**flow/design.v**
```verilog
`default_nettype none
module spm #(parameter size = 32)(
    input wire              clk, 
    input wire              rst,
    input wire              clr,
    input wire              y,
    input wire [size-1:0]   x,
    output wire             p
);
    wire[size-1:1] pp;
    wire[size-1:0] xy;
    genvar i;
    CSADD csa0 (.clk(clk), .rst(rst), .clr(clr), .x(x[0]&y), .y(pp[1]), .sum(p));
    generate 
        for(i=1; i<size-1; i=i+1) begin
            CSADD csa (.clk(clk), .rst(rst), .clr(clr), .x(x[i]&y), .y(pp[i+1]), .sum(pp[i]));
        end 
    endgenerate
    TCMP tcmp (.clk(clk), .rst(rst), .clr(clr), .a(x[size-1]&y), .s(pp[size-1]));
endmodule
module CSADD(
    input wire  clk, 
    input wire  rst,
    input wire  clr,
    input wire  x, 
    input wire  y,
    output reg  sum
);
    reg sc;
    wire hsum1, hco1;
    assign hsum1 = y ^ sc;
    assign hco1 = y & sc;
    wire hsum2, hco2;
    assign hsum2 = x ^ hsum1;
    assign hco2 = x & hsum1;
    always @(posedge clk or posedge rst) begin
        if (rst) begin
            sum <= 1'b0;
            sc <= 1'b0;
        end
        else if (clr) begin
            sum <= 1'b0;
            sc <= 1'b0;
        end
        else begin
            sum <= hsum2;
            sc <= hco1 ^ hco2;
        end
    end
endmodule
module TCMP (
    input wire  clk, 
    input wire  rst,
    input wire  clr,
    input wire  a, 
    output reg  s
);
    reg z;
    always @(posedge clk or posedge rst) begin
        if (rst) begin
            s <= 1'b0;
            z <= 1'b0;
        end
        else if (clr) begin
            s <= 1'b0;
            z <= 1'b0;
        end
        else begin
            z <= a | z;
            s <= a ^ z;
        end
    end
endmodule
`default_nettype none
module mul32 (
    input wire          clk,
    input wire          rst,
    input wire          start,
    input wire  [31:0]  mc,
    input wire  [31:0]  mp,
    output reg  [63:0]  p,
    output wire         done
);
    wire        pw;
    reg [31:0]  Y;
    reg [7:0]   cnt, ncnt;
    reg [1:0]   state, nstate;
    localparam  IDLE=0, RUNNING=1, DONE=2;
    always @(posedge clk or posedge rst)
        if(rst)
            state  <= IDLE;
        else 
            state <= nstate;
    always @*
        case(state)
            IDLE    :   if(start) nstate = RUNNING; else nstate = IDLE;
            RUNNING :   if(cnt == 64) nstate = DONE; else nstate = RUNNING; 
            DONE    :   if(start) nstate = RUNNING; else nstate = DONE;
            default :   nstate = IDLE;
        endcase
    always @(posedge clk)
        cnt <= ncnt;
    always @*
        case(state)
            IDLE    :   ncnt = 0;
            RUNNING :   ncnt = cnt + 1;
            DONE    :   ncnt = 0;
            default :   ncnt = 0;
        endcase
    always @(posedge clk or posedge rst)
        if(rst)
            Y <= 32'b0;
        else if((start == 1'b1)) 
            Y <= mp;
        else if(state==RUNNING) 
            Y <= (Y >> 1);
    always @(posedge clk) 
        if(start)
            p <= 64'b0;
        else if(state==RUNNING)
            p <= {pw, p[63:1]};
    wire y = (state==RUNNING) ? Y[0] : 1'b0;
    spm #(.size(32)) spm32(
        .clk(clk),
        .rst(rst),
        .clr(start),
        .x(mc),
        .y(y),
        .p(pw)
    );
    assign done = (state == DONE);
endmodule
`default_nettype none
module user_proj_mul32 
(
    input wb_clk_i,
    input wb_rst_i,
    input wbs_stb_i,
    input wbs_cyc_i,
    input wbs_we_i,
    input [3:0] wbs_sel_i,
    input [31:0] wbs_dat_i,
    input [31:0] wbs_adr_i,
    output reg wbs_ack_o,
    output reg [31:0] wbs_dat_o,
    output [2:0] irq
);
    reg start;
    wire done;
    wire sys_clk;
    localparam MC_OFF = 8'h00, MP_OFF = 8'h04, P0_OFF = 8'h08, P1_OFF = 8'h0C;
    reg  [31:0]         MP, MC;
    wire [63:0]         P;
    wire                valid           = wbs_stb_i & wbs_cyc_i;
    wire                we              = wbs_we_i && valid;
    wire                re              = ~wbs_we_i && valid;
    wire [3:0]          byte_wr_en      = wbs_sel_i & {4{we}}; 
    wire                we_mp_reg       = we & (wbs_adr_i[7:0] == MP_OFF);
    wire                we_mc_reg       = we & (wbs_adr_i[7:0] == MC_OFF);
    wire                re_mp_reg       = re & (wbs_adr_i[7:0] == MP_OFF);
    wire                re_mc_reg       = re & (wbs_adr_i[7:0] == MC_OFF);
    wire                re_p0_reg       = re & (wbs_adr_i[7:0] == P0_OFF);
    wire                re_p1_reg       = re & (wbs_adr_i[7:0] == P1_OFF);
    assign sys_clk = wb_clk_i;
    always @(posedge sys_clk or posedge wb_rst_i) begin  
        if(wb_rst_i)
            MC <= 32'h0;
        else if(we_mc_reg)  
            MC <= wbs_dat_i;
    end
    always @(posedge sys_clk or posedge wb_rst_i) begin  
        if(wb_rst_i)
            MP <= 32'h0;
        else if(we_mp_reg) 
            MP <= wbs_dat_i;
    end 
    always @(posedge sys_clk or posedge wb_rst_i) begin  
        if(wb_rst_i)
            wbs_ack_o <= 0;
        else
        begin
            if ((we_mc_reg || we_mp_reg || (re_p0_reg && done) || (re_p1_reg && done)))
            begin
                wbs_ack_o <=1;
            end
            else 
                wbs_ack_o <=0; 
        end
    end
    always@(posedge sys_clk or posedge wb_rst_i) begin
        if(wb_rst_i)
            wbs_dat_o <= 32'hDEADBEEF;
        else
        begin
            if (re_p0_reg)
                wbs_dat_o <= P[31:0];
            else if (re_p1_reg)
                 wbs_dat_o <= P[63:32];
            else if (re_mp_reg)
                 wbs_dat_o <= MP;
            else if (re_mc_reg)
                 wbs_dat_o <= MC;
            else
               wbs_dat_o <= 32'hDEADBEEF; 
        end
    end
    always @(posedge sys_clk) 
        start <= (we_mp_reg && wbs_ack_o) ? 1'b1 : 1'b0;
    assign irq = 3'b000;	 
    mul32 mul (
        .clk(wb_clk_i),
        .rst(wb_rst_i),
        .start(start),
        .mc(MC),
        .mp(MP),
        .p(P),
        .done(done)
    );
endmodule
```
**flow/run.sh**
```bash
#!/bin/bash
# the make line also repeats each setting of config.mk as NAME=value (left out here)
make -C /OpenROAD-flow-scripts/flow DESIGN_CONFIG=/design/flow/config.mk WORK_HOME=/design/flow/orfs CLKGATE_MAP_FILE= finish
```
**flow/config.mk**
```make
export PLATFORM = sky130hd
export DESIGN_NAME = user_proj_mul32
export DESIGN_NICKNAME = user_proj_mul32
export VERILOG_FILES = /design/flow/design.v
export SDC_FILE = /design/flow/constraint.sdc
export NUM_CORES = 4
export LEC_CHECK = 0
export CAP_MARGIN = 30
export CELL_PAD_IN_SITES_GLOBAL_PLACEMENT = 3
export CORE_ASPECT_RATIO = 0.59
export CORE_MARGIN = 2
export CORE_UTILIZATION = 71
export CTS_CLUSTER_DIAMETER = 348
export MAX_ROUTING_LAYER = met4
export MIN_ROUTING_LAYER = met1
export PLACE_DENSITY_LB_ADDON = 0.14
export SETUP_SLACK_MARGIN = 0.14
export SLEW_MARGIN = 20
export TNS_END_PERCENT = 50
```
**flow/constraint.sdc**
```tcl
create_clock -name core_clock -period 3.48 [get_ports {wb_clk_i}]
set_input_delay 0.6960 -clock core_clock [delete_from_list [all_inputs] [get_ports {wb_clk_i}]]
set_output_delay 0.6960 -clock core_clock [all_outputs]
set_load 0.01 [all_outputs]
```
==> results.cfg, run 1 <==
; flow metrics
[synthesis]
synth-edff-count = 0
largest_area_cell = dfrtp_1
yosys.area_share.aoi_pct = 1.93
mux_share_pct = 21.9
area_leaders = dfrtp_1, dfxtp_1, mux2i_1
yosysMostFrequentCell = dfrtp_1
ys_seq_share_pct = 55.9
synth.cellmix.simpleShare_pct = 11.6
xor_share_pct = 0.230
netlist_area_um2 = 11400
synth-async-reset-ratio_pct = 72.9
synthCells = 858
ys_seq_elements = 269
ys_warn_count = 4
synth_adder_area_share_pct = 5.76
syn_avg_cell_area_um2 = 13.3
yosysTopAreaCellShare_pct = 37.4
ys_types = 40
ys_chip_area_um2 = 11400
ys.flop_type = dfrtp_1
common_cells = dfrtp_1, mux2i_1, dfxtp_1
logic_family = multiplexers
ys_cells = 858

[run_status]
tool.error = [ERROR FLW-0024] Place density exceeds 1.0 (current PLACE_DENSITY_LB_ADDON =  0.14). Please check if the value of  PLACE_DENSITY_LB_ADDON is between 0 and 0.99.
stop_stage = 3_1_place_gp_skip_io
outcome = did not finish

[die]
core_util_floorplan_pct = 72.9
dieArea_um2 = 17200
dieHeight_um = 101
die_w_um = 169
std_cell_rows = 35
core_area_um2 = 15700
==> run 2, diff against run 1 <==
Settings changed: CAP_MARGIN 30 to 20, CELL_PAD_IN_SITES_GLOBAL_PLACEMENT 3 to unset, CORE_ASPECT_RATIO 0.59 to unset, CORE_UTILIZATION 71 to 70, CTS_CLUSTER_DIAMETER 348 to 59, CTS_CLUSTER_SIZE set to 21, MAX_ROUTING_LAYER met4 to unset, MIN_ROUTING_LAYER met1 to unset, PLACE_DENSITY set to 0.67, PLACE_DENSITY_LB_ADDON 0.14 to unset, SETUP_SLACK_MARGIN 0.14 to unset, TNS_END_PERCENT 50 to unset.
Clock period 3.48 ns to 6.26 ns, I/O delays scaled along.
==> results.cfg, run 2 <==
; flow metrics
[timing]
slew_viol_final = 0
fmax_ghz = 0.266
final_hold_viol_count = 0
fin_setup_tns_ns = 0
period_minus_slack_ns = 3.76
fin_skew_ns = 0.0150
worstMarginPinSlew_ns = 1.01
fin_ws_ns = 2.50
setup_viol = 0
relSlewSlack_pct = 32.1
period_used_pct = 60.0
grt_setup_unrepaired = no

[synthesis]
synth.cellmix.simpleShare_pct = 11.6
logic_family = multiplexers
yosys.area_share.aoi_pct = 1.93
area_leaders = dfrtp_1, dfxtp_1, mux2i_1
ys_types = 40
yosysTopAreaCellShare_pct = 37.4
synth-edff-count = 0
synth_adder_area_share_pct = 5.76
ys_warn_count = 4
ys_cells = 858
ys_seq_share_pct = 55.9
mux_share_pct = 21.9
synthCells = 858
common_cells = dfrtp_1, mux2i_1, dfxtp_1
ys_chip_area_um2 = 11400
netlist_area_um2 = 11400
synth-async-reset-ratio_pct = 72.9
xor_share_pct = 0.230
ys.flop_type = dfrtp_1
yosysMostFrequentCell = dfrtp_1
ys_seq_elements = 269
largest_area_cell = dfrtp_1
syn_avg_cell_area_um2 = 13.3

[power]
intPower_mw = 2.31
power.sequential.total_mw = 1.74
p_leak_nw = 5.90
clock_power_share_pct = 37.1
netSwitchingFraction_pct = 20.7
power_clock_mw = 1.08
comb_power_uw = 94.8
ir_drop_mv = 0.222
p_switching_uw = 606
share_seq_of_total_power_pct = 59.6
share_comb_of_total_power_pct = 3.2
power.group.top = registers
p_per_area_nw_per_um2 = 227

[die]
core_util_floorplan_pct = 71.7
dieHeight_um = 132
core_area_um2 = 15900
ios = 109
die_w_um = 132
std_cell_rows = 46
dieArea_um2 = 17400

[clock_tree]
cts_resized = 0
cts_inserted_buffers = 17
cts_root_buf = clkbuf_16
cts_setup_buffers = 0
cts_sinks = 269
cts_hold_buf = 0
cts.clk_slew.worst_paths_ns = 0.09
cts_tree = yes
cts.htree.levels = 1
clk_path_buf_depth = 3
clock_latency_ns = 0.49

[drt]
vias_per_cell = 5.82
route.met3.wl_um = 984
diodes = 0
post_drt_wl_per_cell_um = 19.2
route.met2.wl_um = 10900
drc = 0
met1Wirelength_um = 9420
top_layer = met4
vias = 6610
drt_iter0_drc = 405
first_pass_iters = 4
wl_um = 21700
antenna_left = 0

[setup_path]
rr_endpoint = mul.spm32.genblk1[19].csa.sum$_DFF_PP0_
setup.worst_path.start = wbs_adr_i[1]
path_buffers = 2
worst_setup_path_start_kind = input pin
endpoint = MP[29]$_DFFE_PP0P_
critPathKind = in -> reg
path_delay_family = simple AND/OR/NAND/NOR gates
path_max_fanout = 20
cp_num_cells = 5
r2r_start = mul.state[2]$_DFF_PP0_
cp_data_arrival_time_ns = 4.12
crit_path_max_incr_delay_ns = 0.97
ff2ff_path_depth = 4
r2r_slack_ns = 3.66
cp-end-kind = flop
crit_required_ns = 6.62
crit_chain = clkdlybuf4s50_1 -> or4b_4 -> or4_2 -> buf_4 -> mux2_1
cp_slowest_cell = or4_2

[placed_design]
place_congestion = 0.770
dp_slack_ns = 2.04
portBuffers = 77
dpl.hpwl_um = 13800

[global_route]
grt_pass1_vias = 7226
grt_use_total_pct = 26.1
globalRouteOverflowTotal = 0
grt_max_degree = 120
grt_antenna_before_repair = 0
grt_pass1_wl_um = 36700

[finish]
areaGrowthSynthToFinish_pct = 12.5
nets = 1016

[min_path]
min_path_type = reg -> reg
min_path_cells = 1
whs_endpoint = mul.state[0]$_DFF_PP1_
min_from = mul.state[0]$_DFF_PP1_

[job]
warnings = 58
max_cap_viol_count = 0

[run_status]
outcome = finished clean
## run 2: final cells by class
cell class                      instances  area, µm²
Multi-Input combinational cell        523       4760
Clock buffer                           24        472
Inverter                                8       33.8
Tap cell                              216        270
Timing Repair Buffer                   90        896
Fill cell                             919       3080
Clock inverter                          5       28.8
Sequential cell                       269       6400
## run 2: metal layers
layer	track usage, %	up-vias
met3	4.54	38
met1	36.8	3420
met2	43.0	146
li1	-	3006
met5	0	-
met4	7.25	0
## run 2: metrics by stage
| step | hold slack [ns] | util (%) | cells | power [mW] | instance area [µm²] |
|---|---|---|---|---|---|
| 6_report | 0.492 | 80.7 | 1135 | 2.92 | 12900 |
| 5_1_grt | 0.513 | 80.7 | 1135 | 3.03 | 12900 |
| 4_1_cts | 0.491 | 80.5 | 1134 | 2.95 | 12800 |
| 3_5_place_dp | 0.474 | 77.4 | 1105 | 1.87 | 12300 |
| 3_3_place_gp | 0.438 | 77.4 | 1105 | 1.87 | 12300 |
| 2_1_floorplan | 0.426 | - | 860 | 1.83 | 11400 |
==> run 3, diff against run 2 <==
Settings changed: CELL_PAD_IN_SITES_GLOBAL_PLACEMENT set to 1, CORE_UTILIZATION 70 to 61, CTS_CLUSTER_DIAMETER 59 to 35, CTS_CLUSTER_SIZE 21 to unset, PLACE_DENSITY 0.67 to unset, SETUP_SLACK_MARGIN set to 1.1.
Clock period 6.26 ns to 3.91 ns, I/O delays scaled along.
==> results.cfg, run 3 <==
; flow metrics
[setup_path]
cp-end-kind = flop
endpoint = MP[15]$_DFFE_PP0P_
worst_setup_path_start_kind = input pin
r2r_start = mul.state[2]$_DFF_PP0_
path_delay_family = simple AND/OR/NAND/NOR gates
crit_path_max_incr_delay_ns = 0.62
cp_data_arrival_time_ns = 3.04
path_max_fanout = 9
path_buffers = 2
rr_endpoint = mul.spm32.genblk1[30].csa.sum$_DFF_PP0_
r2r_slack_ns = 1.75
cp_slowest_cell = or4b_4
ff2ff_path_depth = 4
crit_required_ns = 4.30
critPathKind = in -> reg
crit_chain = clkdlybuf4s50_1 -> or4b_4 -> or4_4 -> buf_4 -> mux2_4
setup.worst_path.start = wbs_adr_i[1]
cp_num_cells = 5

[drt]
post_drt_wl_per_cell_um = 18.6
first_pass_iters = 4
drt_iter0_drc = 280
wl_um = 22500
antenna_left = 0
drc = 0
vias_per_cell = 5.52
vias = 6665
diodes = 0

[synthesis]
ys_seq_share_pct = 55.9
synth-async-reset-ratio_pct = 72.9
synthCells = 858
ys_types = 40
logic_family = multiplexers
xor_share_pct = 0.230
ys.flop_type = dfrtp_1
yosysMostFrequentCell = dfrtp_1
area_leaders = dfrtp_1, dfxtp_1, mux2i_1
syn_avg_cell_area_um2 = 13.3
largest_area_cell = dfrtp_1
ys_warn_count = 4
common_cells = dfrtp_1, mux2i_1, dfxtp_1
synth_adder_area_share_pct = 5.76
netlist_area_um2 = 11400
mux_share_pct = 21.9
ys_cells = 858
yosysTopAreaCellShare_pct = 37.4
ys_chip_area_um2 = 11400
yosys.area_share.aoi_pct = 1.93
synth.cellmix.simpleShare_pct = 11.6
ys_seq_elements = 269
synth-edff-count = 0

[timing]
period_used_pct = 67.8
fmax_ghz = 0.377
grt_setup_unrepaired = no
fin_setup_tns_ns = 0
relSlewSlack_pct = 35.6
setup_viol = 0
final_hold_viol_count = 0
fin_ws_ns = 1.26
period_minus_slack_ns = 2.65
worstMarginPinSlew_ns = 0.965
fin_skew_ns = 0.0117
slew_viol_final = 0

[die]
ios = 109
core_util_floorplan_pct = 61.8
std_cell_rows = 50
dieHeight_um = 141
core_area_um2 = 18500
die_w_um = 141
dieArea_um2 = 19900

[clock_tree]
cts_root_buf = clkbuf_16
cts_tree = yes
cts_sinks = 269
cts.clk_slew.worst_paths_ns = 0.05
clock_latency_ns = 0.51
cts_inserted_buffers = 43
cts.htree.levels = 2
cts_hold_buf = 0
clk_path_buf_depth = 3

[power]
p_per_area_nw_per_um2 = 483
p_leak_nw = 6.39
intPower_mw = 5.30
p_switching_mw = 1.42
comb_power_uw = 154
total_power_mw = 6.73
power.group.top = the clock network
share_comb_of_total_power_pct = 2.3
power.sequential.total_mw = 2.80
power_clock_mw = 3.78
clock_power_share_pct = 56.1
share_seq_of_total_power_pct = 41.6
netSwitchingFraction_pct = 21.2
ir_drop_mv = 0.368

[min_path]
min_path_type = reg -> reg
min_path_cells = 1
min_from = mul.cnt[0]$_SDFF_PN0_
whs_endpoint = mul.cnt[0]$_SDFF_PN0_

[global_route]
grt_max_degree = 147
globalRouteOverflowTotal = 0
grt_use_total_pct = 23.7
grt_pass1_vias = 7196
grt_antenna_before_repair = 1
grt_pass1_wl_um = 37500

[placed_design]
dp_slack_ns = 0.509
placed_area_um2 = 12400
place_congestion = 0.761
portBuffers = 77
dpl.hpwl_um = 13300

[finish]
final_core_util_pct = 75.2
nFillCells = 1145
comb_area_um2 = 4760
nets = 1046
design_area_um2 = 13900
register_area_um2 = 6410
areaGrowthSynthToFinish_pct = 21.7

[run_status]
outcome = finished clean

[job]
max_cap_viol_count = 0
warnings = 60
==> run 3: final cells by class <==
type	instances	share of cell area, %
multi-input cells	523	34.2
well taps	234	2.10
inverters	8	0.243
clock inverters	26	2.02
repair buffers	94	6.87
clock buffers	53	8.52
flip-flops and latches	269	46.0
==> run 3: routing by layer <==
layer,GRT usage [%],up-vias,share of wire (%)
met4,6.89,0,1.8
met1,33.9,3400,46
li1,-,3099,-
met5,0,-,0
met3,4.28,31,4.0
met2,38.1,135,48
==> run 3: through the flow <==
stage / hold slack [ns] / instances
finish: 0.466 / 1207
CTS: 0.472 / 1205
floorplan: 0.426 / 860
detailed placement: 0.459 / 1126
global placement: 0.439 / 1126
global route: 0.491 / 1207
==> run 3: what timing repair did <==
item                                   in CTS  in global routing
pin swaps                                   0                  1
gates cloned                                0                  0
setup endpoints to repair                  27                 22
endpoints found under the hold margin       0                  0
setup buffers                               0                  2
resized                                     1                  0
==> run 4, diff against run 3 <==
Settings changed: CELL_PAD_IN_SITES_GLOBAL_PLACEMENT 1 to unset, CORE_UTILIZATION 61 to 72, CTS_CLUSTER_DIAMETER 35 to unset, CTS_CLUSTER_SIZE set to 40, PLACE_DENSITY_LB_ADDON set to 0.01, SETUP_SLACK_MARGIN 1.1 to 0.57.
Clock period 3.91 ns to 2.6 ns, I/O delays scaled along.
==> results.cfg, run 4 <==
; flow metrics
[run_status]
outcome = finished clean

[clock_tree]
clk_path_buf_depth = 3
cts_root_buf = clkbuf_16
cts_tree = yes
cts.clk_slew.worst_paths_ns = 0.07
cts_inserted_buffers = 27
cts.htree.levels = 1
clock_latency_ns = 0.53
cts_sinks = 269
cts_hold_buf = 0

[timing]
fmax_ghz = 0.495
fin_skew_ns = 0.0131
slew_viol_final = 0
grt_setup_unrepaired = yes
worstMarginPinSlew_ns = 0.718
final_hold_viol_count = 0
whs_ns = 0.475
period_used_pct = 77.7
relSlewSlack_pct = 52.1
period_minus_slack_ns = 2.02
setup_viol = 0
fin_setup_tns_ns = 0

[synthesis]
ys_chip_area_um2 = 11400
ys.flop_type = dfrtp_1
ys_seq_share_pct = 55.9
mux_share_pct = 21.9
ys_seq_elements = 269
ys_cells = 858
yosysTopAreaCellShare_pct = 37.4
synth_adder_area_share_pct = 5.76
synth.cellmix.simpleShare_pct = 11.6
ys_types = 40
netlist_area_um2 = 11400
xor_share_pct = 0.230
yosysMostFrequentCell = dfrtp_1
ys_warn_count = 4
area_leaders = dfrtp_1, dfxtp_1, mux2i_1
largest_area_cell = dfrtp_1
synth-edff-count = 0
yosys.area_share.aoi_pct = 1.93
synthCells = 858
logic_family = multiplexers
syn_avg_cell_area_um2 = 13.3
common_cells = dfrtp_1, mux2i_1, dfxtp_1
synth-async-reset-ratio_pct = 72.9

[power]
share_seq_of_total_power_pct = 50.5
p_per_area_nw_per_um2 = 610
ir_drop_mv = 0.495
power.sequential.total_mw = 4.20
intPower_mw = 6.58
power.group.top = registers
clock_power_share_pct = 46.6
power_clock_mw = 3.88
comb_power_uw = 240
netSwitchingFraction_pct = 20.9
p_leak_nw = 6.26
p_switching_mw = 1.74
share_comb_of_total_power_pct = 2.9

[setup_path]
cpMostUsedCell = buf_12
path_delay_family = simple AND/OR/NAND/NOR gates
setup.worst_path.start = wbs_cyc_i
cp_num_cells = 6
critPathKind = in -> reg
ff2ff_path_depth = 4
r2r_slack_ns = 0.74
crit_required_ns = 3.00
path_buffers = 3
cp_slowest_cell = or4_4
r2r_start = mul.Y[0]$_DFFE_PP0P_
cp-end-kind = flop
crit_chain = dlygate4sd2_1 -> or4b_4 -> or4_4 -> buf_12 -> buf_12 -> mux2_4
endpoint = MP[28]$_DFFE_PP0P_
rr_endpoint = mul.spm32.genblk1[19].csa.sum$_DFF_PP0_
crit_path_max_incr_delay_ns = 0.57
cp_data_arrival_time_ns = 2.42
path_max_fanout = 5
worst_setup_path_start_kind = input pin

[min_path]
min_from = wbs_adr_i[3]
min_path_type = in -> reg
whs_endpoint = wbs_ack_o$_DFF_PP0_
min_path_cells = 3

[die]
die_w_um = 130
std_cell_rows = 46
core_area_um2 = 15700
dieHeight_um = 130
core_util_floorplan_pct = 72.8
ios = 109
dieArea_um2 = 16900

[finish]
areaGrowthSynthToFinish_pct = 19.3
design_area_um2 = 13600
nets = 1043
nFillCells = 698
comb_area_um2 = 4890
final_core_util_pct = 86.9
register_area_um2 = 6410

[drt]
wl_um = 25700
diodes = 0
drt_iter0_drc = 546
vias = 7004
drc = 0
vias_per_cell = 5.98
post_drt_wl_per_cell_um = 22.0
antenna_left = 0
first_pass_iters = 4

[global_route]
globalRouteOverflowTotal = 0
grt_max_degree = 100
grt_pass1_vias = 7687
grt_use_total_pct = 31.4
grt_antenna_before_repair = 0
grt_pass1_wl_um = 40600

[placed_design]
portBuffers = 77
place_congestion = 0.784
dpl.hpwl_um = 14400
placed_area_um2 = 12600

[job]
max_cap_viol_count = 0
warnings = 57
run 4: what timing repair did:
item | in CTS | in global routing
cloned | 4 | 0
pin swaps | 4 | 2
buffers inserted | 5 | 2
endpoints found under the setup margin | 88 | 34
resized | 44 | 5
run 4: final cells by class:
cell class,count,share of cell area (%)
clock buffer,42,5.80
clock inverter,7,0.623
inverter,8,0.248
multi-input combinational,523,35.8
sequential,269,46.9
tap,216,1.98
timing repair buffer,107,8.58
run 4: metrics by stage:
step | setup slack (ns) | cells | power [mW]
CTS | 0.570 | 1170 | 8.31
floorplan | -0.432 | 860 | 4.40
global route | 0.566 | 1172 | 8.54
detailed placement | -0.179 | 1112 | 4.52
global placement | -0.150 | 1112 | 4.51
finish | 0.580 | 1172 | 8.32
run 4: layer usage:
layer / routed length [µm] / vias up / track usage, % / share of wire (%)
li1: - / 3074 / - / -
met1: 10500 / 3648 / 41.5 / 41
met2: 13300 / 216 / 54.0 / 52
met3: 1160 / 66 / 4.26 / 4.5
met4: 754 / 0 / 11.6 / 2.9
met5: 0 / - / 0 / 0
==> run 5, diff against run 4 <==
Settings changed: ABC_AREA set to 1, CAP_MARGIN 20 to 35, CELL_PAD_IN_SITES_DETAIL_PLACEMENT set to 2, CELL_PAD_IN_SITES_GLOBAL_PLACEMENT set to 1, CORE_UTILIZATION 72 to 26, CTS_CLUSTER_DIAMETER set to 35, CTS_CLUSTER_SIZE 40 to unset, GPL_ROUTABILITY_DRIVEN set to 0, GPL_TIMING_DRIVEN set to 0, MIN_ROUTING_LAYER set to met2, PLACE_DENSITY_LB_ADDON 0.01 to unset, SETUP_SLACK_MARGIN 0.57 to unset, SLEW_MARGIN 20 to 5, TNS_END_PERCENT set to 35.
Clock period 2.6 ns to 5.66 ns, I/O delays scaled along.
==> results.cfg, run 5 <==
; flow metrics
[run_status]
outcome = finished clean

[drt]
drt_iter0_drc = 1754
drc = 0
wl_um = 43300
first_pass_iters = 6
vias = 13400
diodes = 0
post_drt_wl_per_cell_um = 20.5
antenna_left = 0
vias_per_cell = 6.35

[global_route]
grt_pass1_wl_um = 66500
grt_pass1_vias = 16300
grt_antenna_before_repair = 0
grt_max_degree = 40
grt_use_total_pct = 28.1
globalRouteOverflowTotal = 0

[timing]
whs_ns = 0.454
fmax_ghz = 0.345
fin_setup_tns_ns = 0
relSlewSlack_pct = 40.8
slew_viol_final = 0
period_minus_slack_ns = 2.90
grt_setup_unrepaired = no
setup_viol = 0
final_hold_viol_count = 0
fin_skew_ns = 0.0278
worstMarginPinSlew_ns = 0.887
period_used_pct = 51.3

[synthesis]
yosysTopAreaCellShare_pct = 36.4
ys.flop_type = dfrtp_1
largest_area_cell = dfrtp_1
synth.cellmix.simpleShare_pct = 20.2
ys_seq_share_pct = 54.5
ys_chip_area_um2 = 11700
yosysMostFrequentCell = nor2_1
synth_adder_area_share_pct = 5.61
area_leaders = dfrtp_1, dfxtp_1, nor2_1
netlist_area_um2 = 11700
syn_avg_cell_area_um2 = 8.78
synthCells = 1337
ys_types = 33
synth-async-reset-ratio_pct = 72.9
ys_cells = 1337
mux_share_pct = 0
common_cells = nor2_1, dfrtp_1, inv_1
logic_family = simple AND/OR/NAND/NOR gates
synth-edff-count = 0
ys_warn_count = 4
yosys.area_share.aoi_pct = 10.5
ys_seq_elements = 269
xor_share_pct = 0

[setup_path]
r2r_start = start$_DFF_P_
ff2ff_path_depth = 4
critPathKind = in -> reg
crit_required_ns = 6.16
crit_chain = clkdlybuf4s50_1 -> nand3_1 -> nor2_4 -> nand2_1 -> nor2_4 -> buf_2 -> nand2_1 -> nand4_1
cp-end-kind = flop
path_buffers = 2
crit_path_max_incr_delay_ns = 0.48
cp_data_arrival_time_ns = 3.40
r2r_slack_ns = 2.98
setup.worst_path.start = wbs_stb_i
path_delay_family = simple AND/OR/NAND/NOR gates
rr_endpoint = mul.spm32.genblk1[10].csa.sum$_DFF_PP0_
cp_slowest_cell = clkdlybuf4s50_1
worst_setup_path_start_kind = input pin
cp_num_cells = 8
path_max_fanout = 10
endpoint = wbs_dat_o[20]$_DFF_PP0_

[die]
die_w_um = 217
core_util_floorplan_pct = 26.4
core_area_um2 = 44400
ios = 109
dieArea_um2 = 46900
std_cell_rows = 77
dieHeight_um = 217

[power]
netSwitchingFraction_pct = 23.3
p_switching_mw = 1.26
clock_power_share_pct = 61.5
share_comb_of_total_power_pct = 2.5
power.group.top = the clock network
p_per_area_nw_per_um2 = 352
ir_drop_mv = 0.238
p_leak_nw = 7.13
share_seq_of_total_power_pct = 36.0
power.sequential.total_mw = 1.94
total_power_mw = 5.38
comb_power_uw = 134
power_clock_mw = 3.31
intPower_mw = 4.13

[placed_design]
dp.cells = 2014
portBuffers = 77
dpl.hpwl_um = 30300

[finish]
nFillCells = 4904
final_cells = 2114
nets = 1585
final_core_util_pct = 34.4
areaGrowthSynthToFinish_pct = 30.1

[clock_tree]
clk_path_buf_depth = 3
cts_tree = yes
clock_latency_ns = 0.61
cts_hold_buf = 0
cts_sinks = 269
cts_root_buf = clkbuf_16
cts_setup_buffers = 0
cts_inserted_buffers = 53
cts.clk_slew.worst_paths_ns = 0.05
cts.htree.levels = 2
cts_resized = 0

[job]
max_cap_viol_count = 0
warnings = 55

[min_path]
min_path_cells = 2
min_from = mul.state[0]$_DFF_PP1_
whs_endpoint = mul.state[0]$_DFF_PP1_
min_path_type = reg -> reg
[run 5: per-layer routing]
metal	GRT usage, %	wire (µm)	vias up
met5	5.63	289	-
met4	6.83	2270	12
met3	37.2	17400	266
met2	33.5	23400	3811
met1	-	0	4831
li1	-	-	4504
[run 5: cell type report]
| class | count | area (µm²) | area share, % |
|---|---|---|---|
| tap | 592 | 741 | 4.85 |
| inverter | 174 | 657 | 4.30 |
| clock inverter | 34 | 410 | 2.69 |
| clock buffer | 65 | 1450 | 9.52 |
| multi-input combinational | 812 | 4280 | 28.0 |
| buffer | 84 | 427 | 2.79 |
| sequential | 269 | 6400 | 41.9 |
| timing repair buffer | 84 | 910 | 5.96 |
[run 5: per-stage QoR]
step / setup slack [ns] / instance area, µm²
final: 2.76 / 15300
after CTS: 2.84 / 15300
after floorplan: 2.02 / 11800
after detailed placement: 2.31 / 13400
after global placement: 0.308 / 13300
after global routing: 2.72 / 15300
==> run 6, diff against run 5 <==
Settings changed: ABC_AREA 1 to unset, CAP_MARGIN 35 to 20, CELL_PAD_IN_SITES_DETAIL_PLACEMENT 2 to unset, CELL_PAD_IN_SITES_GLOBAL_PLACEMENT 1 to unset, CORE_UTILIZATION 26 to 68, CTS_CLUSTER_DIAMETER 35 to unset, CTS_CLUSTER_SIZE set to 29, GPL_ROUTABILITY_DRIVEN 0 to unset, GPL_TIMING_DRIVEN 0 to unset, MIN_ROUTING_LAYER met2 to unset, SLEW_MARGIN 5 to 20, TNS_END_PERCENT 35 to unset.
Clock period 5.66 ns to 3.26 ns, I/O delays scaled along.
==> results.cfg, run 6 <==
; flow metrics
[clock_tree]
cts_root_buf = clkbuf_16
cts.clk_slew.worst_paths_ns = 0.06
clock_latency_ns = 0.53
clk_path_buf_depth = 3
cts_hold_buf = 0
cts_tree = yes
cts_setup_buffers = 0
cts_sinks = 269
cts_inserted_buffers = 28
cts_resized = 0
cts.htree.levels = 1

[power]
clock_power_share_pct = 47.2
ir_drop_mv = 0.482
power.sequential.total_mw = 3.35
intPower_mw = 5.35
share_seq_of_total_power_pct = 49.9
power.group.top = registers
p_switching_mw = 1.35
share_comb_of_total_power_pct = 2.9
comb_power_uw = 196
p_leak_nw = 6.18
netSwitchingFraction_pct = 20.2
p_per_area_nw_per_um2 = 499
power_clock_mw = 3.16

[min_path]
whs_endpoint = mul.cnt[0]$_SDFF_PN0_
min_path_type = reg -> reg
min_from = mul.cnt[0]$_SDFF_PN0_
min_path_cells = 1

[placed_design]
dpl.hpwl_um = 14300
dp_slack_ns = 0.0716
place_congestion = 0.761
portBuffers = 77

[setup_path]
crit_required_ns = 3.67
critPathKind = in -> reg
crit_chain = clkdlybuf4s50_1 -> or4b_4 -> or4_2 -> buf_4 -> mux2_1
setup.worst_path.start = wbs_adr_i[1]
path_buffers = 2
r2r_start = mul.Y[0]$_DFFE_PP0P_
rr_endpoint = mul.spm32.genblk1[18].csa.sum$_DFF_PP0_
crit_path_max_incr_delay_ns = 0.66
path_max_fanout = 20
cp_num_cells = 5
cp_slowest_cell = or4_2
endpoint = MP[29]$_DFFE_PP0P_
cp_data_arrival_time_ns = 3.10
r2r_slack_ns = 1.37
worst_setup_path_start_kind = input pin
ff2ff_path_depth = 4
cp-end-kind = flop
path_delay_family = simple AND/OR/NAND/NOR gates

[synthesis]
synth.cellmix.simpleShare_pct = 11.6
ys_seq_elements = 269
yosysTopAreaCellShare_pct = 37.4
synth-edff-count = 0
synth_adder_area_share_pct = 5.76
ys.flop_type = dfrtp_1
syn_avg_cell_area_um2 = 13.3
ys_warn_count = 4
logic_family = multiplexers
yosysMostFrequentCell = dfrtp_1
ys_chip_area_um2 = 11400
ys_cells = 858
largest_area_cell = dfrtp_1
xor_share_pct = 0.230
yosys.area_share.aoi_pct = 1.93
common_cells = dfrtp_1, mux2i_1, dfxtp_1
ys_types = 40
synthCells = 858
netlist_area_um2 = 11400
area_leaders = dfrtp_1, dfxtp_1, mux2i_1
mux_share_pct = 21.9
synth-async-reset-ratio_pct = 72.9
ys_seq_share_pct = 55.9

[drt]
vias = 6780
antenna_left = 0
drt_iter0_drc = 364
wl_um = 22800
drc = 0
diodes = 0
first_pass_iters = 4
post_drt_wl_per_cell_um = 19.5
vias_per_cell = 5.78

[global_route]
globalRouteOverflowTotal = 0
grt_use_total_pct = 27.1
grt_pass1_vias = 7457
grt_max_degree = 77
grt_pass1_wl_um = 38600
grt_antenna_before_repair = 1

[timing]
final_hold_viol_count = 0
setup_viol = 0
relSlewSlack_pct = 44.2
fin_ws_ns = 0.573
slew_viol_final = 0
fmax_ghz = 0.372
worstMarginPinSlew_ns = 0.835
grt_setup_unrepaired = no
period_used_pct = 82.4
period_minus_slack_ns = 2.69
fin_skew_ns = 0.0100
whs_ns = 0.476
fin_setup_tns_ns = 0

[die]
core_util_floorplan_pct = 69.2
dieArea_um2 = 17900
core_area_um2 = 16500
ios = 109
std_cell_rows = 47
dieHeight_um = 134
die_w_um = 134

[finish]
areaGrowthSynthToFinish_pct = 17.7
nets = 1038
nFillCells = 923
final_core_util_pct = 81.4

[job]
warnings = 57
max_cap_viol_count = 0

[run_status]
outcome = finished clean
-- run 6: layer usage --
metal / GRT usage, % / up-vias / part of all wire (%)
li1: - / 3064 / -
met1: 38.8 / 3516 / 44
met2: 44.5 / 163 / 49
met3: 4.11 / 37 / 4.5
met4: 6.68 / 0 / 1.9
met5: 0 / - / 0
-- run 6: per-stage QoR --
stage / cell area [µm²] / total power [mW] / std cells
3_5_place_dp: 12500 / 3.61 / 1121
4_1_cts: 13500 / 6.76 / 1173
2_1_floorplan: 11400 / 3.51 / 860
5_1_grt: 13500 / 6.89 / 1173
3_3_place_gp: 12500 / 3.60 / 1121
6_report: 13500 / 6.71 / 1173
-- run 6: final cells by class --
| type | instances | area, µm² | area share [%] |
|---|---|---|---|
| clock buffer | 50 | 895 | 6.65 |
| clock inverter | 2 | 37.5 | 0.279 |
| inverter | 8 | 33.8 | 0.251 |
| multi-input combinational | 523 | 4760 | 35.4 |
| sequential | 269 | 6400 | 47.6 |
| tap | 220 | 275 | 2.05 |
| timing repair buffer | 101 | 1050 | 7.77 |
==> run 7, diff against run 6 <==
Settings changed: ABC_AREA set to 1, CORE_UTILIZATION 68 to 70, CTS_CLUSTER_DIAMETER set to 59, CTS_CLUSTER_SIZE 29 to 73, SETUP_SLACK_MARGIN set to 1.84.
Clock period 3.26 ns to 7.39 ns, I/O delays scaled along.
==> results.cfg, run 7 <==
; flow metrics
[timing]
slew_viol_final = 0
worstMarginPinSlew_ns = 1.09
period_minus_slack_ns = 4.13
period_used_pct = 55.9
setup_viol = 0
final_hold_viol_count = 0
relSlewSlack_pct = 27.2
whs_ns = 0.445
grt_setup_unrepaired = no
fmax_ghz = 0.242
fin_setup_tns_ns = 0
fin_skew_ns = 0.0263

[synthesis]
mux_share_pct = 0
yosysTopAreaCellShare_pct = 36.4
xor_share_pct = 0
ys_seq_share_pct = 54.5
ys_warn_count = 4
logic_family = simple AND/OR/NAND/NOR gates
yosysMostFrequentCell = nor2_1
synth-async-reset-ratio_pct = 72.9
synthCells = 1337
synth.cellmix.simpleShare_pct = 20.2
ys_types = 33
yosys.area_share.aoi_pct = 10.5
ys.flop_type = dfrtp_1
largest_area_cell = dfrtp_1
ys_chip_area_um2 = 11700
synth-edff-count = 0
netlist_area_um2 = 11700
common_cells = nor2_1, dfrtp_1, inv_1
syn_avg_cell_area_um2 = 8.78
area_leaders = dfrtp_1, dfxtp_1, nor2_1
ys_seq_elements = 269
ys_cells = 1337
synth_adder_area_share_pct = 5.61

[power]
power.sequential.total_mw = 1.48
p_per_area_nw_per_um2 = 202
ir_drop_mv = 0.224
total_power_mw = 2.65
clock_power_share_pct = 41.1
power.group.top = registers
p_leak_nw = 6.31
comb_power_uw = 82.6
netSwitchingFraction_pct = 22.6
power_clock_mw = 1.09
p_switching_uw = 599
intPower_mw = 2.05
share_comb_of_total_power_pct = 3.1
share_seq_of_total_power_pct = 55.8

[die]
core_area_um2 = 16500
dieHeight_um = 134
ios = 109
die_w_um = 134
dieArea_um2 = 17800
std_cell_rows = 47
core_util_floorplan_pct = 71.3

[clock_tree]
cts_root_buf = clkbuf_16
cts_hold_buf = 0
clock_latency_ns = 0.50
cts.clk_slew.worst_paths_ns = 0.09
cts_setup_buffers = 0
cts_resized = 0
cts_sinks = 269
cts.htree.levels = 1
cts_inserted_buffers = 18
clk_path_buf_depth = 3
cts_tree = yes

[placed_design]
dp.cells = 1558
dpl.hpwl_um = 16100
placed_area_um2 = 12400
portBuffers = 77
place_congestion = 0.859

[setup_path]
path_max_fanout = 66
cp_data_arrival_time_ns = 4.50
cp_num_cells = 7
cp_slowest_cell = clkdlybuf4s50_1
rr_endpoint = mul.Y[4]$_DFFE_PP0P_
crit_chain = clkdlybuf4s50_1 -> nor2_4 -> nand2_2 -> nor2_4 -> nand2_4 -> nand2_1 -> o21ai_1
cp-end-kind = flop
setup.worst_path.start = wbs_adr_i[3]
cpMostUsedCell = nor2_4
endpoint = MP[23]$_DFFE_PP0P_
path_buffers = 1
r2r_slack_ns = 4.89
r2r_start = start$_DFF_P_
ff2ff_path_depth = 4
worst_setup_path_start_kind = input pin
crit_path_max_incr_delay_ns = 0.72
path_delay_family = simple AND/OR/NAND/NOR gates
critPathKind = in -> reg
crit_required_ns = 7.75

[finish]
nets = 1466
design_area_um2 = 13100
areaGrowthSynthToFinish_pct = 11.5
final_cells = 1591

[drt]
drc = 0
antenna_left = 0
drt_iter0_drc = 986
vias_per_cell = 5.63
diodes = 0
vias = 8962
first_pass_iters = 5
wl_um = 25800
post_drt_wl_per_cell_um = 16.2

[global_route]
grt_pass1_wl_um = 42700
grt_max_degree = 139
met1_usage_pct = 47.1
globalRouteOverflowTotal = 0
grt_busiest_layer = met1
gr-usage-met3_pct = 4.38
grt_use_met2_pct = 45.3
grt_use_total_pct = 30.0
grt_antenna_before_repair = 0
grt_pass1_vias = 8449

[job]
warnings = 61
max_cap_viol_count = 0

[min_path]
whs_endpoint = wbs_dat_o[6]$_DFF_PP1_
min_from = mul.p[38]$_SDFFE_PP0P_
min_path_type = reg -> reg
min_path_cells = 2

[run_status]
outcome = finished clean
## run 7: cell type report
cell class	count	area, µm²
Timing Repair Buffer	84	840
Clock inverter	10	139
Fill cell	1137	3370
Multi-Input combinational cell	812	4280
Tap cell	220	275
Sequential cell	269	6400
Clock buffer	22	497
Inverter	174	657
## run 7: through the flow
stage               utilization [%]  setup WS, ns
global placement               75.5          2.54
detailed placement             75.6          2.83
finish                         79.5          3.26
global route                   79.5          3.08
CTS                            79.4          3.33
floorplan                         -          3.40
## run 7: per-layer routing
layer	share of wire, %	up-vias
met4	2.1	0
li1	-	4267
met5	0	-
met1	45	4294
met2	46	357
met3	7.1	44
==> run 8, diff against run 7 <==
Settings changed: ABC_AREA 1 to unset, CORE_UTILIZATION 70 to 72, CTS_CLUSTER_DIAMETER 59 to 32, CTS_CLUSTER_SIZE 73 to 70, HOLD_SLACK_MARGIN set to 0.29, PLACE_DENSITY_LB_ADDON set to 0.01, SETUP_SLACK_MARGIN 1.84 to 0.71, TNS_END_PERCENT set to 80.
Clock period 7.39 ns to 2.52 ns, I/O delays scaled along.
==> results.cfg, run 8 <==
; flow metrics
[global_route]
globalRouteOverflowTotal = 0
grt_pass1_wl_um = 49800
grt_antenna_before_repair = 0
grt_use_total_pct = 40.3
grt_pass1_vias = 8563
grt_max_degree = 87

[clock_tree]
cts.htree.levels = 2
cts_inserted_buffers = 43
cts_hold_buf = 0
cts.clk_slew.worst_paths_ns = 0.07
clock_latency_ns = 0.53
cts_root_buf = clkbuf_16
cts_sinks = 269
cts_tree = yes
clk_path_buf_depth = 3

[placed_design]
portBuffers = 77
dp.cells = 1123
place_congestion = 0.777
dpl.hpwl_um = 14300
placed_area_um2 = 12700

[setup_path]
cp_num_cells = 4
path_max_fanout = 38
ff2ff_path_depth = 4
endpoint = mul.spm32.genblk1[10].csa.sum$_DFF_PP0_
cp_slowest_cell = fa_1
crit_path_max_incr_delay_ns = 0.62
path_delay_family = adder cells
r2r_start = mul.state[2]$_DFF_PP0_
cp_data_arrival_time_ns = 2.45
worst_setup_path_start_kind = flop
crit_required_ns = 2.93
path_buffers = 1
cp-end-kind = flop
r2r_slack_ns = 0.48
crit_chain = buf_12 -> and3_1 -> fa_1 -> nor2b_1
setup.worst_path.start = mul.state[2]$_DFF_PP0_
critPathKind = reg -> reg
rr_endpoint = mul.spm32.genblk1[10].csa.sum$_DFF_PP0_

[timing]
worstMarginPinSlew_ns = 0.629
fmax_ghz = 0.490
relSlewSlack_pct = 57.7
period_minus_slack_ns = 2.04
fin_skew_ns = 0.0204
whs_ns = 0.342
setup_viol = 0
final_hold_viol_count = 0
grt_setup_unrepaired = yes
period_used_pct = 81.0
slew_viol_final = 0

[power]
clock_power_share_pct = 56.8
total_power_mw = 10.7
share_comb_of_total_power_pct = 2.7
power_clock_mw = 6.09
share_seq_of_total_power_pct = 40.5
ir_drop_mv = 0.668
netSwitchingFraction_pct = 22.2
intPower_mw = 8.34
comb_power_uw = 290
power.sequential.total_mw = 4.34
power.group.top = the clock network
p_leak_nw = 6.79
p_switching_mw = 2.38
p_per_area_nw_per_um2 = 733

[drt]
vias_per_cell = 6.56
wl_um = 36700
drt_iter0_drc = 921
post_drt_wl_per_cell_um = 29.9
diodes = 0
vias = 8047
first_pass_iters = 6
drc = 0
antenna_left = 0

[synthesis]
largest_area_cell = dfrtp_1
common_cells = dfrtp_1, mux2i_1, dfxtp_1
synth-edff-count = 0
ys_types = 40
area_leaders = dfrtp_1, dfxtp_1, mux2i_1
ys.flop_type = dfrtp_1
syn_avg_cell_area_um2 = 13.3
logic_family = multiplexers
synth.cellmix.simpleShare_pct = 11.6
ys_chip_area_um2 = 11400
synth-async-reset-ratio_pct = 72.9
yosys.area_share.aoi_pct = 1.93
netlist_area_um2 = 11400
synthCells = 858
mux_share_pct = 21.9
ys_seq_elements = 269
synth_adder_area_share_pct = 5.76
yosysMostFrequentCell = dfrtp_1
xor_share_pct = 0.230
ys_warn_count = 4
ys_cells = 858
yosysTopAreaCellShare_pct = 37.4
ys_seq_share_pct = 55.9

[die]
ios = 109
die_w_um = 130
dieArea_um2 = 16900
core_util_floorplan_pct = 72.8
core_area_um2 = 15700
dieHeight_um = 130
std_cell_rows = 46

[finish]
areaGrowthSynthToFinish_pct = 28.0
register_area_um2 = 6400
design_area_um2 = 14600
nets = 1084
final_cells = 1227
nFillCells = 460
comb_area_um2 = 4910

[run_status]
outcome = finished clean

[min_path]
min_path_type = in -> async

[job]
max_cap_viol_count = 0
warnings = 58
==> run 8: what timing repair did <==
action | 4_1_cts | 5_1_grt
cloned | 7 | 1
setup endpoints to repair | 151 | 91
setup buffers | 13 | 4
gates resized | 83 | 44
pin swaps | 4 | 3
==> run 8: routing by layer <==
layer	GRT usage [%]	wire, µm	vias up
met5	0	0	-
met4	22.7	2550	0
met3	9.35	3180	206
met2	67.3	18300	600
met1	48.7	12700	4076
li1	-	-	3165
==> run 8: area by class of cell <==
class	count	share of cell area (%)
multi-input cells	523	33.6
inverters	8	0.231
clock inverters	26	1.95
clock buffers	53	8.11
flip-flops and latches	269	43.8
repair buffers	132	10.5
well taps	216	1.85
==> run 8: metrics by stage <==
step / setup TNS (ns) / util [%] / worst slack, ns
after floorplan: -84.81 / - / -0.496
after global placement: -8.96 / 80.6 / -0.211
after detailed placement: -10.01 / 80.6 / -0.239
after CTS: 0 / 91.9 / 0.581
after global routing: 0 / 93.1 / 0.502
final: 0 / 93.1 / 0.480
==> run 9, diff against run 8 <==
Settings changed: ABC_AREA set to 1, CORE_UTILIZATION 72 to 67, CTS_CLUSTER_DIAMETER 32 to unset, CTS_CLUSTER_SIZE 70 to unset, HOLD_SLACK_MARGIN 0.29 to unset, PLACE_DENSITY_LB_ADDON 0.01 to unset, SETUP_SLACK_MARGIN 0.71 to unset, TNS_END_PERCENT 80 to unset.
Clock period 2.52 ns to 8.03 ns, I/O delays scaled along.
==> results.cfg, run 9 <==
; flow metrics
[drt]
post_drt_wl_per_cell_um = 16.6
drc = 0
vias_per_cell = 5.61
antenna_left = 0
wl_um = 26800
vias = 9049
drt_iter0_drc = 880
diodes = 0
first_pass_iters = 5

[min_path]
min_path_cells = 2
min_path_type = reg -> reg
min_from = mul.p[32]$_SDFFE_PP0P_
whs_endpoint = wbs_dat_o[0]$_DFF_PP1_

[setup_path]
setup.worst_path.start = wbs_adr_i[3]
rr_endpoint = mul.Y[29]$_DFFE_PP0P_
cp_slowest_cell = clkdlybuf4s50_1
crit_required_ns = 8.40
path_max_fanout = 66
critPathKind = in -> reg
cp_num_cells = 8
endpoint = MP[30]$_DFFE_PP0P_
crit_path_max_incr_delay_ns = 0.79
ff2ff_path_depth = 5
crit_chain = clkdlybuf4s50_1 -> nor2_4 -> nand2_2 -> nor2_4 -> nand2_2 -> buf_4 -> nand2_1 -> o21ai_1
r2r_start = start$_DFF_P_
path_delay_family = simple AND/OR/NAND/NOR gates
path_buffers = 2
cp-end-kind = flop
cp_data_arrival_time_ns = 4.47
r2r_slack_ns = 5.37
worst_setup_path_start_kind = input pin

[power]
share_seq_of_total_power_pct = 51.1
clock_power_share_pct = 46.0
power.sequential.total_mw = 1.36
comb_power_uw = 76.6
power.group.top = registers
share_comb_of_total_power_pct = 2.9
ir_drop_mv = 0.181
p_per_area_nw_per_um2 = 200
p_leak_nw = 6.43
power_clock_mw = 1.22
p_switching_uw = 561
netSwitchingFraction_pct = 21.1
intPower_mw = 2.10

[timing]
fin_skew_ns = 0.0241
fin_setup_tns_ns = 0
worstMarginPinSlew_ns = 1.10
fin_ws_ns = 3.93
period_used_pct = 51.1
fmax_ghz = 0.244
period_minus_slack_ns = 4.10
slew_viol_final = 0
final_hold_viol_count = 0
relSlewSlack_pct = 26.3
setup_viol = 0
grt_setup_unrepaired = no

[synthesis]
ys_types = 33
mux_share_pct = 0
netlist_area_um2 = 11700
ys_chip_area_um2 = 11700
synthCells = 1337
largest_area_cell = dfrtp_1
yosys.area_share.aoi_pct = 10.5
ys.flop_type = dfrtp_1
synth_adder_area_share_pct = 5.61
synth.cellmix.simpleShare_pct = 20.2
ys_warn_count = 4
synth-edff-count = 0
syn_avg_cell_area_um2 = 8.78
yosysTopAreaCellShare_pct = 36.4
ys_seq_share_pct = 54.5
ys_cells = 1337
common_cells = nor2_1, dfrtp_1, inv_1
logic_family = simple AND/OR/NAND/NOR gates
yosysMostFrequentCell = nor2_1
ys_seq_elements = 269
synth-async-reset-ratio_pct = 72.9
xor_share_pct = 0
area_leaders = dfrtp_1, dfxtp_1, nor2_1

[die]
core_util_floorplan_pct = 68.1
dieHeight_um = 136
ios = 109
core_area_um2 = 17200
dieArea_um2 = 18600
die_w_um = 136
std_cell_rows = 48

[placed_design]
dp.cells = 1565
portBuffers = 77
dpl.hpwl_um = 16200
dp_slack_ns = 3.53
place_congestion = 0.826
placed_area_um2 = 12400

[clock_tree]
cts_root_buf = clkbuf_16
cts_inserted_buffers = 27
cts_sinks = 269
cts.htree.levels = 1
clk_path_buf_depth = 3
cts_tree = yes
clock_latency_ns = 0.53
cts.clk_slew.worst_paths_ns = 0.06
cts_resized = 0
cts_setup_buffers = 0
cts_hold_buf = 0

[job]
warnings = 59
max_cap_viol_count = 0

[global_route]
grt_pass1_wl_um = 43800
grt_pass1_vias = 8580
grt_max_degree = 117
grt_antenna_before_repair = 0
grt_use_total_pct = 29.9
globalRouteOverflowTotal = 0

[finish]
nFillCells = 1200
areaGrowthSynthToFinish_pct = 13.6
design_area_um2 = 13300
final_cells = 1613
nets = 1477

[run_status]
outcome = finished clean
-- run 9: through the flow --
| step | util [%] | power (mW) | hold slack (ns) |
|---|---|---|---|
| after floorplan | - | 1.43 | 0.412 |
| after global placement | 72.2 | 1.46 | 0.425 |
| after detailed placement | 72.2 | 1.46 | 0.426 |
| after CTS | 77.3 | 2.67 | 0.438 |
| after global routing | 77.4 | 2.73 | 0.443 |
| final | 77.4 | 2.66 | 0.438 |
-- run 9: cell type report --
| cell class | instances | area [µm²] | area share [%] |
|---|---|---|---|
| Clock inverter | 4 | 23.8 | 0.178 |
| Timing Repair Buffer | 86 | 846 | 6.34 |
| Tap cell | 225 | 282 | 2.11 |
| Sequential cell | 269 | 6400 | 48.0 |
| Inverter | 174 | 661 | 4.95 |
| Multi-Input combinational cell | 812 | 4270 | 32.1 |
| Clock buffer | 43 | 847 | 6.35 |
-- run 9: layer usage --
| layer | global-route usage (%) | up-vias | routed length, µm |
|---|---|---|---|
| met5 | 0 | - | 0 |
| met4 | 7.99 | 0 | 604 |
| met3 | 5.41 | 52 | 2070 |
| met2 | 44.7 | 358 | 12200 |
| met1 | 45.5 | 4358 | 12000 |
| li1 | - | 4281 | - |
==> run 10, diff against run 9 <==
Settings changed: CAP_MARGIN 20 to 30, CORE_ASPECT_RATIO set to 1.31, CORE_UTILIZATION 67 to 72, CTS_CLUSTER_DIAMETER set to 354, CTS_CLUSTER_SIZE set to 10, HOLD_SLACK_MARGIN set to 0.27, PLACE_DENSITY_LB_ADDON set to 0.22, SETUP_SLACK_MARGIN set to 0.74.
Clock period 8.03 ns to 2.5 ns, I/O delays scaled along.
==> results.cfg, run 10 <==
; flow metrics
[run_status]
outcome = finished clean

[finish]
nets = 1516
areaGrowthSynthToFinish_pct = 16.1

[placed_design]
dpl.hpwl_um = 18200
place_congestion = 0.856
portBuffers = 77

[die]
std_cell_rows = 53
dieHeight_um = 150
ios = 109
die_w_um = 116
core_area_um2 = 16000
dieArea_um2 = 17400
core_util_floorplan_pct = 73.5

[timing]
fin_setup_tns_ns = 0
fmax_ghz = 0.560
period_used_pct = 71.5
grt_setup_unrepaired = no
fin_skew_ns = 0.0211
final_hold_viol_count = 0
period_minus_slack_ns = 1.79
relSlewSlack_pct = 50.5
slew_viol_final = 0
setup_viol = 0
worstMarginPinSlew_ns = 0.740

[power]
ir_drop_mv = 0.661
clock_power_share_pct = 46.1
netSwitchingFraction_pct = 21.7
p_per_area_nw_per_um2 = 634
share_comb_of_total_power_pct = 3.3
p_switching_mw = 1.87
power_clock_mw = 3.99
total_power_mw = 8.65
intPower_mw = 6.77
comb_power_uw = 287
power.sequential.total_mw = 4.37
p_leak_nw = 6.65
power.group.top = registers
share_seq_of_total_power_pct = 50.6

[synthesis]
largest_area_cell = dfrtp_1
synth-async-reset-ratio_pct = 72.9
mux_share_pct = 0
ys_cells = 1337
ys_warn_count = 4
synth_adder_area_share_pct = 5.61
synth-edff-count = 0
ys.flop_type = dfrtp_1
ys_chip_area_um2 = 11700
yosysTopAreaCellShare_pct = 36.4
xor_share_pct = 0
ys_seq_share_pct = 54.5
common_cells = nor2_1, dfrtp_1, inv_1
ys_types = 33
logic_family = simple AND/OR/NAND/NOR gates
ys_seq_elements = 269
yosysMostFrequentCell = nor2_1
area_leaders = dfrtp_1, dfxtp_1, nor2_1
yosys.area_share.aoi_pct = 10.5
synth.cellmix.simpleShare_pct = 20.2
netlist_area_um2 = 11700
syn_avg_cell_area_um2 = 8.78
synthCells = 1337

[drt]
wl_um = 30000
post_drt_wl_per_cell_um = 18.1
drc = 0
vias_per_cell = 5.89
drt_iter0_drc = 1389
first_pass_iters = 10
antenna_left = 0
diodes = 0
vias = 9730

[setup_path]
endpoint = MC[3]$_DFFE_PP0P_
r2r_slack_ns = 0.78
crit_chain = clkdlybuf4s50_1 -> inv_1 -> nor3_1 -> nand2_2 -> buf_12 -> nand2_1 -> o21ai_1
cp_slowest_cell = clkdlybuf4s50_1
crit_required_ns = 2.91
rr_endpoint = mul.spm32.genblk1[1].csa.sum$_DFF_PP0_
cp_num_cells = 7
path_max_fanout = 65
path_buffers = 3
path_delay_family = buffers and inverters
r2r_start = mul.Y[0]$_DFFE_PP0P_
ff2ff_path_depth = 6
setup.worst_path.start = wbs_cyc_i
cp-end-kind = flop
cp_data_arrival_time_ns = 2.20
crit_path_max_incr_delay_ns = 0.50
worst_setup_path_start_kind = input pin
critPathKind = in -> reg

[global_route]
grt_max_degree = 67
grt_pass1_wl_um = 48600
grt_pass1_vias = 9731
globalRouteOverflowTotal = 0
grt_antenna_before_repair = 0
grt_use_total_pct = 35.8

[min_path]
min_path_type = in -> async

[job]
max_cap_viol_count = 0
warnings = 57

[clock_tree]
cts_root_buf = clkbuf_16
cts.htree.levels = 1
clk_path_buf_depth = 3
cts_inserted_buffers = 30
cts.clk_slew.worst_paths_ns = 0.07
cts_tree = yes
cts_sinks = 269
clock_latency_ns = 0.56
## run 10: cell type report
cell class | instances | area [µm²]
inverters | 174 | 662
repair buffers | 122 | 1140
flip-flops and latches | 269 | 6400
multi-input cells | 812 | 4290
clock buffers | 56 | 870
fillers | 869 | 2350
well taps | 220 | 275
## run 10: layer usage
layer | up-vias | track usage [%] | wire [µm] | share of wire, %
li1 | 4373 | - | - | -
met4 | 0 | 15.1 | 1100 | 3.7
met2 | 594 | 58.8 | 15000 | 50
met5 | - | 0 | 0 | 0
met3 | 107 | 4.91 | 2270 | 7.6
met1 | 4656 | 48.1 | 11600 | 39
## run 10: timing repair
action	in CTS	in global routing
endpoints found under the setup margin	87	58
pin swaps	2	3
setup buffers	2	3
gates resized	100	15
hold buffers	0	0
## run 10: per-stage QoR
stage          setup WS [ns]  area [µm²]  util (%)  hold WS, ns  instances
2_1_floorplan         -0.512       11800         -        0.412       1339
3_3_place_gp           0.263       12800      80.3        0.425       1592
3_5_place_dp           0.202       12800      80.3        0.428       1592
4_1_cts                0.636       13600      85.2        0.426       1650
5_1_grt                0.678       13600      85.3        0.463       1653
6_report               0.713       13600      85.3        0.414       1653
==> run 11, diff against run 10 <==
Settings changed: ABC_AREA 1 to unset, CAP_MARGIN 30 to 20, CORE_ASPECT_RATIO 1.31 to unset, CORE_UTILIZATION 72 to 68, CTS_CLUSTER_DIAMETER 354 to 356, CTS_CLUSTER_SIZE 10 to 29, HOLD_SLACK_MARGIN 0.27 to unset, PLACE_DENSITY_LB_ADDON 0.22 to 0.01, SETUP_SLACK_MARGIN 0.74 to 0.7.
Clock period 2.5 ns to 2.52 ns, I/O delays scaled along.
==> results.cfg, run 11 <==
; flow metrics
[finish]
nets = 1051
design_area_um2 = 13500
final_core_util_pct = 81.5
areaGrowthSynthToFinish_pct = 17.8
nFillCells = 898

[die]
ios = 109
std_cell_rows = 47
core_area_um2 = 16500
die_w_um = 134
core_util_floorplan_pct = 69.2
dieHeight_um = 134
dieArea_um2 = 17900

[global_route]
grt_pass1_wl_um = 38800
grt_use_total_pct = 27.5
grt_antenna_before_repair = 1
globalRouteOverflowTotal = 0
grt_max_degree = 82
grt_pass1_vias = 7433

[power]
share_seq_of_total_power_pct = 62.5
power.group.top = registers
p_leak_nw = 6.19
comb_power_uw = 273
p_per_area_nw_per_um2 = 514
p_switching_mw = 1.47
share_comb_of_total_power_pct = 3.9
clock_power_share_pct = 33.6
power.sequential.total_mw = 4.33
power_clock_mw = 2.33
netSwitchingFraction_pct = 21.3
intPower_mw = 5.45
ir_drop_mv = 0.591

[clock_tree]
cts.htree.levels = 1
cts_inserted_buffers = 13
clk_path_buf_depth = 3
cts_sinks = 269
cts_tree = yes
cts.clk_slew.worst_paths_ns = 0.11
cts_hold_buf = 0
clock_latency_ns = 0.48
cts_root_buf = clkbuf_16

[setup_path]
cp_slowest_cell = or4b_4
crit_required_ns = 2.87
cp_num_cells = 6
setup.worst_path.start = wbs_adr_i[5]
ff2ff_path_depth = 5
worst_setup_path_start_kind = input pin
r2r_slack_ns = 0.75
cp_data_arrival_time_ns = 2.32
endpoint = MP[30]$_DFFE_PP0P_
crit_chain = buf_6 -> or4b_4 -> or4_4 -> buf_8 -> buf_12 -> mux2_4
critPathKind = in -> reg
cp-end-kind = flop
path_delay_family = simple AND/OR/NAND/NOR gates
crit_path_max_incr_delay_ns = 0.57
path_buffers = 3
r2r_start = mul.state[2]$_DFF_PP0_
path_max_fanout = 5
rr_endpoint = mul.spm32.genblk1[20].csa.sum$_DFF_PP0_

[timing]
final_hold_viol_count = 0
relSlewSlack_pct = 61.3
period_minus_slack_ns = 1.97
period_used_pct = 78.3
fin_ws_ns = 0.546
fmax_ghz = 0.507
worstMarginPinSlew_ns = 0.581
whs_ns = 0.373
slew_viol_final = 0
setup_viol = 0
fin_skew_ns = 0.0276
grt_setup_unrepaired = yes
fin_setup_tns_ns = 0

[synthesis]
ys_seq_share_pct = 55.9
synth.cellmix.simpleShare_pct = 11.6
logic_family = multiplexers
ys_cells = 858
xor_share_pct = 0.230
syn_avg_cell_area_um2 = 13.3
largest_area_cell = dfrtp_1
yosysMostFrequentCell = dfrtp_1
ys_warn_count = 4
area_leaders = dfrtp_1, dfxtp_1, mux2i_1
synthCells = 858
mux_share_pct = 21.9
ys.flop_type = dfrtp_1
yosys.area_share.aoi_pct = 1.93
synth-async-reset-ratio_pct = 72.9
synth_adder_area_share_pct = 5.76
ys_types = 40
yosysTopAreaCellShare_pct = 37.4
netlist_area_um2 = 11400
synth-edff-count = 0
ys_seq_elements = 269
ys_chip_area_um2 = 11400
common_cells = dfrtp_1, mux2i_1, dfxtp_1

[drt]
wl_um = 23700
first_pass_iters = 5
post_drt_wl_per_cell_um = 20.3
vias = 6867
antenna_left = 0
vias_per_cell = 5.87
drt_iter0_drc = 448
diodes = 0
drc = 0

[min_path]
min_path_type = in -> async

[job]
warnings = 58
max_cap_viol_count = 0

[placed_design]
portBuffers = 77
dp_slack_ns = -0.259
placed_area_um2 = 12900
place_congestion = 0.810
dpl.hpwl_um = 15300

[run_status]
outcome = finished clean
[run 11: layer usage]
metal,up-vias,part of all wire [%],wire length [µm],GRT usage (%)
met5,-,0,0,0
met4,0,2.5,586,7.21
met3,32,4.2,1000,3.58
met2,167,50,11800,46.2
met1,3588,43,10300,38.8
li1,3080,-,-,-
[run 11: per-stage QoR]
stage	power, mW	cells
detailed placement	4.69	1137
finish	6.93	1170
global route	7.15	1170
global placement	4.68	1137
CTS	6.98	1168
floorplan	4.54	860
[run 11: cell type report]
cell class | instances | area, µm² | share of cell area [%]
repair buffers | 129 | 1460 | 10.8
multi-input cells | 523 | 4920 | 36.5
flip-flops and latches | 269 | 6400 | 47.5
inverters | 8 | 33.8 | 0.251
clock inverters | 1 | 30.0 | 0.223
clock buffers | 20 | 352 | 2.61
well taps | 220 | 275 | 2.04
[run 11: what timing repair did]
item	4_1_cts	5_1_grt
setup buffers	6	1
resized	72	21
pin swaps	4	4
gates cloned	4	1
setup endpoints to repair	149	73
endpoints found under the hold margin	0	0
Power figures rest on the tool's default switching activity, not on a simulated workload.
